==> harbor <==
==> flow/design.v <==
module mac #(
	parameter N = 16,  
	parameter Q = 12  
	)(
	input logic clk, sclr, ce,
	input logic [N-1:0] a_i, b_i, 
	input logic [N*2-1:0] c_i,
	output logic [N*2-1:0] r_o
	);
	always_ff @(posedge clk or posedge sclr) begin
		if (sclr) r_o <= 'd0;
		else if (ce) begin
				r_o <= (a_i * b_i + c_i);  
			end
	end
endmodule
module variable_shift_register #(parameter WIDTH = 8, parameter SIZE = 3)(
	input logic clk, rst, ce,
	input logic [WIDTH-1:0] data_i,
	output logic [WIDTH-1:0] data_o
	);
	logic [WIDTH-1:0] sh_r [SIZE-1:0];  
	generate 
	genvar i;
	for (i = 0; i < SIZE; i = i + 1) begin : for_loop
		always_ff @(posedge clk or posedge rst) begin
			if (rst) sh_r[i] <= 'd0; 
			else begin
				if (ce) begin
					if (i == 'd0) sh_r[i] <= data_i;
					else sh_r[i] <= sh_r[i - 1];
				end
			end
		end
	end : for_loop
	endgenerate
	assign data_o = sh_r[SIZE - 1];
endmodule
`timescale 1ns / 1ps
module convolver #(
	parameter n = 8'h0a,	 
	parameter k = 8'h03,  
	parameter s = 1,  
	parameter BL = 16,  
	parameter Q = 12  
	)(
	input logic clk,
	input logic rst,
	input logic ce,
	input logic [BL-1:0] activation,
	input logic [(k*k)*BL-1:0] weight1,
	output logic [31:0] conv_op,
	output logic valid_conv,
	output logic end_conv
	);
	logic [31:0] count1;  
	logic [31:0] count2;  
	logic [31:0] count3;  
	logic [31:0] row_count;  
	logic en1, en2, en3;  
	logic [BL-1:0] weight [0:k*k-1];
	generate
		genvar j;
		for (j = 0; j < k*k; j = j + 1) begin : for_loop
			assign weight[j][BL-1:0] = weight1[BL*j +: BL];
		end : for_loop
	endgenerate
	logic [BL*2-1:0] tmp [k*k+1:0];
	assign tmp[0] = 32'h00000000;
	generate
	genvar i;
	for (i = 0; i < k*k; i = i + 1) begin : for_loop1
		if ((i+1) % k == 0) begin 					 
			if (i == k*k - 1) begin 				 
				mac #(.N(BL), .Q(Q)) MAC0(
					.clk(clk),
					.sclr(rst),
					.ce(ce),
					.a_i(activation),
					.b_i(weight[i]),
					.c_i(tmp[i]),
					.r_o(conv_op)
				);
			end
			else begin
				logic [BL*2-1:0] tmp2;
				mac #(.N(BL), .Q(Q)) MAC1(
					.clk(clk),
					.sclr(rst),
					.ce(ce),
					.a_i(activation),
					.b_i(weight[i]),
					.c_i(tmp[i]),
					.r_o(tmp2)
				);
				variable_shift_register #(.WIDTH(BL*2), .SIZE(n-k)) SR(
					.clk(clk),
					.rst(rst),
					.ce(ce),
					.data_i(tmp2),
					.data_o(tmp[i+1])
					);
			end
		end
		else begin
			mac #(.N(BL), .Q(Q)) MAC2(
					.clk(clk),
					.sclr(rst),
					.ce(ce),
					.a_i(activation),
					.b_i(weight[i]),
					.c_i(tmp[i]),
					.r_o(tmp[i+1])
				);
		end
	end : for_loop1
	endgenerate
	always_ff @(posedge clk) begin
		if (rst) begin
			count1 <= 0;
			count2 <= 0;
			count3 <= 0;
			row_count <= 0;
			en1 <= 0;
			en2 <= 1;
			en3 <= 0;
		end
		else if (ce) begin
		if (ce) begin
			if (count1 == (k-1)*n + k - 1) begin  
				count1 <= count1 + 1'b1;
				en1 <= 1'b1;
			end
			else count1 <= count1 + 1'b1;
		end
		if (en1 && en2) begin
			if (count2 == n - k) begin
				count2 <= 0;
				en2 <= 0;
				row_count <= row_count + 1'b1;
			end
			else count2 <= count2 + 1'b1;
		end
		if(~en2) begin
			if(count3 == k-2) begin
				count3<=0;
				en2 <= 1'b1;
			end
		else
			count3 <= count3 + 1'b1;
		end
		if((((count2 + 1) % s == 0) && (row_count % s == 0))
			||(count3 == k-2)&&(row_count % s == 0)
			||(count1 == (k-1)*n+k-1))
		begin                                                                                                                        
			en3 <= 1;                                                                                                                             
		end
		else 
			en3 <= 0;
		end
	end
	assign end_conv = (count1>= n*n+2) ? 1'b1 : 1'b0;
	assign valid_conv = (en1&&en2&&en3);
endmodule
==> flow/run.sh <==
#!/bin/bash
# the make line also repeats each setting of config.mk as NAME=value (left out here)
make -C /OpenROAD-flow-scripts/flow DESIGN_CONFIG=/design/flow/config.mk WORK_HOME=/design/flow/orfs CLKGATE_MAP_FILE= finish
==> flow/config.mk <==
export PLATFORM = sky130hd
export DESIGN_NAME = convolver
export DESIGN_NICKNAME = convolver
export VERILOG_FILES = /design/flow/design.v
export SDC_FILE = /design/flow/constraint.sdc
export NUM_CORES = 4
export LEC_CHECK = 0
export CAP_MARGIN = 0
export CORE_MARGIN = 2
export CORE_UTILIZATION = 72
export PLACE_DENSITY = 0.65
export SLEW_MARGIN = 20
==> flow/constraint.sdc <==
create_clock -name core_clock -period 3.35 [get_ports {clk}]
set_input_delay 0.6700 -clock core_clock [delete_from_list [all_inputs] [get_ports {clk}]]
set_output_delay 0.6700 -clock core_clock [all_outputs]
set_load 0.01 [all_outputs]
==> yarrow (differences from harbor) <==
==> flow/config.mk (replaced) <==
export PLATFORM = sky130hd
export DESIGN_NAME = convolver
export DESIGN_NICKNAME = convolver
export VERILOG_FILES = /design/flow/design.v
export SDC_FILE = /design/flow/constraint.sdc
export NUM_CORES = 4
export LEC_CHECK = 0
export CAP_MARGIN = 20
export CORE_MARGIN = 2
export CORE_UTILIZATION = 40
export SLEW_MARGIN = 20
==> flow/constraint.sdc (replaced) <==
create_clock -name core_clock -period 7.65 [get_ports {clk}]
set_input_delay 1.5300 -clock core_clock [delete_from_list [all_inputs] [get_ports {clk}]]
set_output_delay 1.5300 -clock core_clock [all_outputs]
set_load 0.01 [all_outputs]
==> garnet (differences from harbor) <==
==> flow/config.mk (replaced) <==
export PLATFORM = sky130hd
export DESIGN_NAME = convolver
export DESIGN_NICKNAME = convolver
export VERILOG_FILES = /design/flow/design.v
export SDC_FILE = /design/flow/constraint.sdc
export NUM_CORES = 4
export LEC_CHECK = 0
export CAP_MARGIN = 20
export CORE_MARGIN = 2
export CORE_UTILIZATION = 40
export SETUP_SLACK_MARGIN = 1.02
export SLEW_MARGIN = 20
==> flow/constraint.sdc (replaced) <==
create_clock -name core_clock -period 7.65 [get_ports {clk}]
set_input_delay 1.5300 -clock core_clock [delete_from_list [all_inputs] [get_ports {clk}]]
set_output_delay 1.5300 -clock core_clock [all_outputs]
set_load 0.01 [all_outputs]
==> results.yml <==
# implementation run metrics
floorplan:
  core_area_um2: 287000
  die_w_um: 541
  dieArea_um2: 292000
  dieHeight_um: 541
  fp_util_pct: 40.1
  placementRows: 197
placed_design:
  gp_congestion: 0.880
  dp_hpwl_um: 242000
  place_inst: 16700
  placed_area_um2: 130000
grt:
  grtUsageMet3_pct: 2.74
  grt.overflow.total: 0
  grtUsageTotal_pct: 21.6
  globalRouteMet1Util_pct: 29.3
  grt_use_met2_pct: 36.3
status:
  status: "complete, no violations"
clock_network:
  cts_resized: 549
  cts_setup_buffers: 129
(the above is from garnet)
==> results.yml <==
# implementation run metrics
status:
  status: "complete, no violations"
grt:
  grtUsageTotal_pct: 20.8
  globalRouteMet1Util_pct: 28.4
  grt.overflow.total: 0
  grt_use_met2_pct: 35.1
  grtUsageMet3_pct: 2.65
floorplan:
  dieArea_um2: 292000
  placementRows: 197
  dieHeight_um: 541
  fp_util_pct: 40.1
clock_network:
  cts_setup_buffers: 0
  clkLatencyLatePin_ns: 0.75
placed_design:
  gp_congestion: 0.902
  placed_area_um2: 129000
  dp_hpwl_um: 242000
timing:
  maxSlewHeadroom_pct: 29.3
(the above is from yarrow)
==> results.yml <==
# implementation run metrics
status:
  status: "aborted with a tool error"
  lastStage: "global routing (5_1_grt)"
  error: "[ERROR GRT-0232] Routing congestion too high. Check the congestion heatmap in the GUI."
placed_design:
  gp_congestion: 0.984
  dp_hpwl_um: 255000
  place_inst: 15300
floorplan:
  dieArea_um2: 163000
  placementRows: 146
  dieHeight_um: 404
  die_w_um: 404
  fp_util_pct: 72.7
  core_area_um2: 159000
grt:
  grt_use_met2_pct: 91.5
  grtUsageMet3_pct: 59.5
  globalRouteMet1Util_pct: 72.4
  grt.overflow.total: 56
  grtUsageTotal_pct: 74.2
logic_synthesis:
  ys_cells: 12200
  ys_warn_count: 8
clock_network:
  cts_setup_buffers: 330
(the above is from harbor)
